run 1:
==> flow/design.v (excerpt) <==
module mult(	input clock, reset, nuke, 
		input [63:0] mcand, mplier,
		input start,
		output [63:0] product,
		output done
	   );
Size in the first run: about 9400 cells after synthesis, about 1200 flip-flops, ~200 I/O pins, about 94000 um^2 of cells after synthesis.
export LEC_CHECK = 0
export ABC_AREA = 0
export CAP_MARGIN = 35
export CORE_ASPECT_RATIO = 1.36
export CORE_MARGIN = 2
export CORE_UTILIZATION = 67
export CTS_CLUSTER_SIZE = 16
export GPL_TIMING_DRIVEN = 1
export PLACE_DENSITY = 0.77
export SLEW_MARGIN = 20
create_clock -name core_clock -period 4.87 [get_ports {clock}]
run.sh (not shown) runs the stock make flow with config.mk's settings and CLKGATE_MAP_FILE=.
To summarise run 1: no stage aborted, but the layout did not pass its checks, failing on negative setup slack.
What run 2 does differently from run 1 at the input level:
Settings: swapping 67 for 70 in CORE_UTILIZATION; clearing PLACE_DENSITY, which used to be 0.77; clearing GPL_TIMING_DRIVEN, which used to be 1; clearing ABC_AREA, which used to be 0; clearing CORE_ASPECT_RATIO, which used to be 1.36; swapping 35 for 20 in CAP_MARGIN; clearing CTS_CLUSTER_SIZE, which used to be 16; swapping 4.87 for 5.75 in the clock period (ns, I/O delays scaled along).
Notes after the runs:
- Of run 1 and run 2, only run 2 finishes the flow clean.
- For the largest vdd supply drop, run 2 came in 0.25 mV lower than run 1 did.
- In the reports for run 1 and run 2, the larger total wire length after detailed routing belongs to run 1.
- Worst hold slack deteriorates in run 2 relative to run 1.
- Run 1 and run 2 ended up with nearly the same delay of the slowest critical-path stage.
--- input diff run 2..run 3 ---
Settings: setting CTS_CLUSTER_SIZE to 16 for the first time; changing CORE_UTILIZATION from 70 to 62; setting CORE_ASPECT_RATIO to 1.63 for the first time; changing CAP_MARGIN from 20 to 35; setting GPL_TIMING_DRIVEN to 1 for the first time; setting ABC_AREA to 0 for the first time; changing the clock period (ns, I/O delays scaled along) from 5.75 to 4.87.
### Flow results
No crash in run 3: every stage finished, but the layout fails its final checks due to negative setup slack.
[compare] base=run 2 new=run 3: least setup slack across all paths after layout saw a decrease, total via count in the routed design +8.4%, die extent in y went up.
In run 3, worst hold slack is higher than in run 2.
Run 3 vs run 2 — endpoint arrival time on the critical path rose 0.22 ns.
Note that the final-layout clock buffer total recorded for run 3 amounts to 0.812 times the value seen in run 2.
Clock share of power (higher): run 2
Run 2 reports its origin of the worst setup path as mplier[3] while run 3 reports mstage[1].mplier_out[4].
[inputs] run 4 vs run 3
Settings: SETUP_SLACK_MARGIN: unset -> 1.27; CORE_ASPECT_RATIO: 1.63 -> 0.91; PLACE_DENSITY: unset -> 0.77; HOLD_SLACK_MARGIN: unset -> 0.29; ABC_AREA: 0 -> 1; CTS_CLUSTER_DIAMETER: unset -> 364; CORE_UTILIZATION: 62 -> 72.
Results
Stage in which a tool error killed run 4: 5_1_grt. Compared run 4 vs run 3, and number of gates resized after cts is down in run 4. Xor and xnor area share after synthesis for run 4: 2.4 points down relative to run 3. Synthesized area divided by synthesized cell count (run 4 / run 3): 0.72. On die size, run 4 does worse than run 3. Yosys chip area: run 4 higher than run 3. Compared with run 3, run 4 shows synthesized instance count that has gone up by more than half. | area after synthesis | lower: run 3 |.

---

Setup of v5:
Starting RTL as in the previous note.
make LEC_CHECK=0 CAP_MARGIN=20 CORE_MARGIN=2 CORE_UTILIZATION=72 CTS_CLUSTER_SIZE=15 PLACE_DENSITY_LB_ADDON=0.01 SLEW_MARGIN=20 finish   # period 5.49 ns
The final report for v5 shows a completed flow and a layout that fails verification, specifically setup timing.
Changes in v11 relative to v5:
Settings: setting ABC_AREA to 1 for the first time; setting CTS_CLUSTER_DIAMETER to 397 for the first time; removing PLACE_DENSITY_LB_ADDON (formerly 0.01); setting CORE_ASPECT_RATIO to 0.5 for the first time; changing CTS_CLUSTER_SIZE from 15 to 100; setting PLACE_DENSITY to 0.38 for the first time; changing the clock period (ns, I/O delays scaled along) from 5.49 to 4.39.
## What came out
v11 is listed as incomplete: the tool reported an error in 5_1_grt and the run ended there. [v11] post-detailed-placement half-perimeter wirelength rose 130000 um relative to v5. | area of the mapped netlist | higher: v11 |. From v5 to v11 the numbers moved as follows: flip-flop and latch count after synthesis neither gained nor lost much; height of the chip lost 23%; post-CTS resize count picked up an extra 60.
> inputs changed (v11 -> v27)
Settings: removing CORE_ASPECT_RATIO (formerly 0.5); removing PLACE_DENSITY (formerly 0.38); changing CTS_CLUSTER_SIZE from 100 to 22; setting SETUP_SLACK_MARGIN to 1.11 for the first time; setting PLACE_DENSITY_LB_ADDON to 0.03 for the first time; setting HOLD_SLACK_MARGIN to 0.3 for the first time; changing CTS_CLUSTER_DIAMETER from 397 to 230; changing the clock period (ns, I/O delays scaled along) from 4.39 to 3.72.
==> comparison <==
v27 got as far as 5_1_grt, where a tool error ended the run. Compared with v11, v27 shows a number of CTS-inserted buffers that is 45 higher. From v11 to v27 the numbers moved as follows: placed instance count now sits higher; net count after synthesis stayed essentially flat. In the tables for v27 and v11, total core area reads higher with v27. Post-synthesis cell count essentially unchanged between v11 and v27. Total number of placement rows (lower): v11.
The inputs of v37 differ from those of v27 as listed below.
Settings: PLACE_DENSITY_LB_ADDON no longer set, was 0.03; CTS_CLUSTER_DIAMETER now 397, was 230; SETUP_SLACK_MARGIN no longer set, was 1.11; HOLD_SLACK_MARGIN no longer set, was 0.3; TNS_END_PERCENT now 5, previously not set; CTS_CLUSTER_SIZE now 100, was 22; CORE_ASPECT_RATIO now 0.5, previously not set; the clock period (ns, I/O delays scaled along) now 4.39, was 3.72.
==> results <==
Delta (v37 minus v27): area reported by Yosys stat saw little to no change, placed wire-length estimate now smaller, pre-CTS setup slack has increased. Initial cell density of the core delta for v37 relative to v27: 0.55 points higher. Run status, v37: aborted in 5_1_grt, error GRT-0116. v27: it failed with a tool error in 5_1_grt, so there are no final results. The number of buffers created by CTS in v37 was lower than what v27 gave. Delta (v37 minus v27): number of flip-flops and latches in the synthesized netlist flat; area of the core region fell 1200 um^2; synthesized cell count about even. From v27 to v37 the numbers moved as follows: die outline area ~0 delta; maximum level of the CTS H-tree went down by 1; mean cell area of the mapped netlist held.
Power figures rest on the tool's default switching activity, not on a simulated workload.
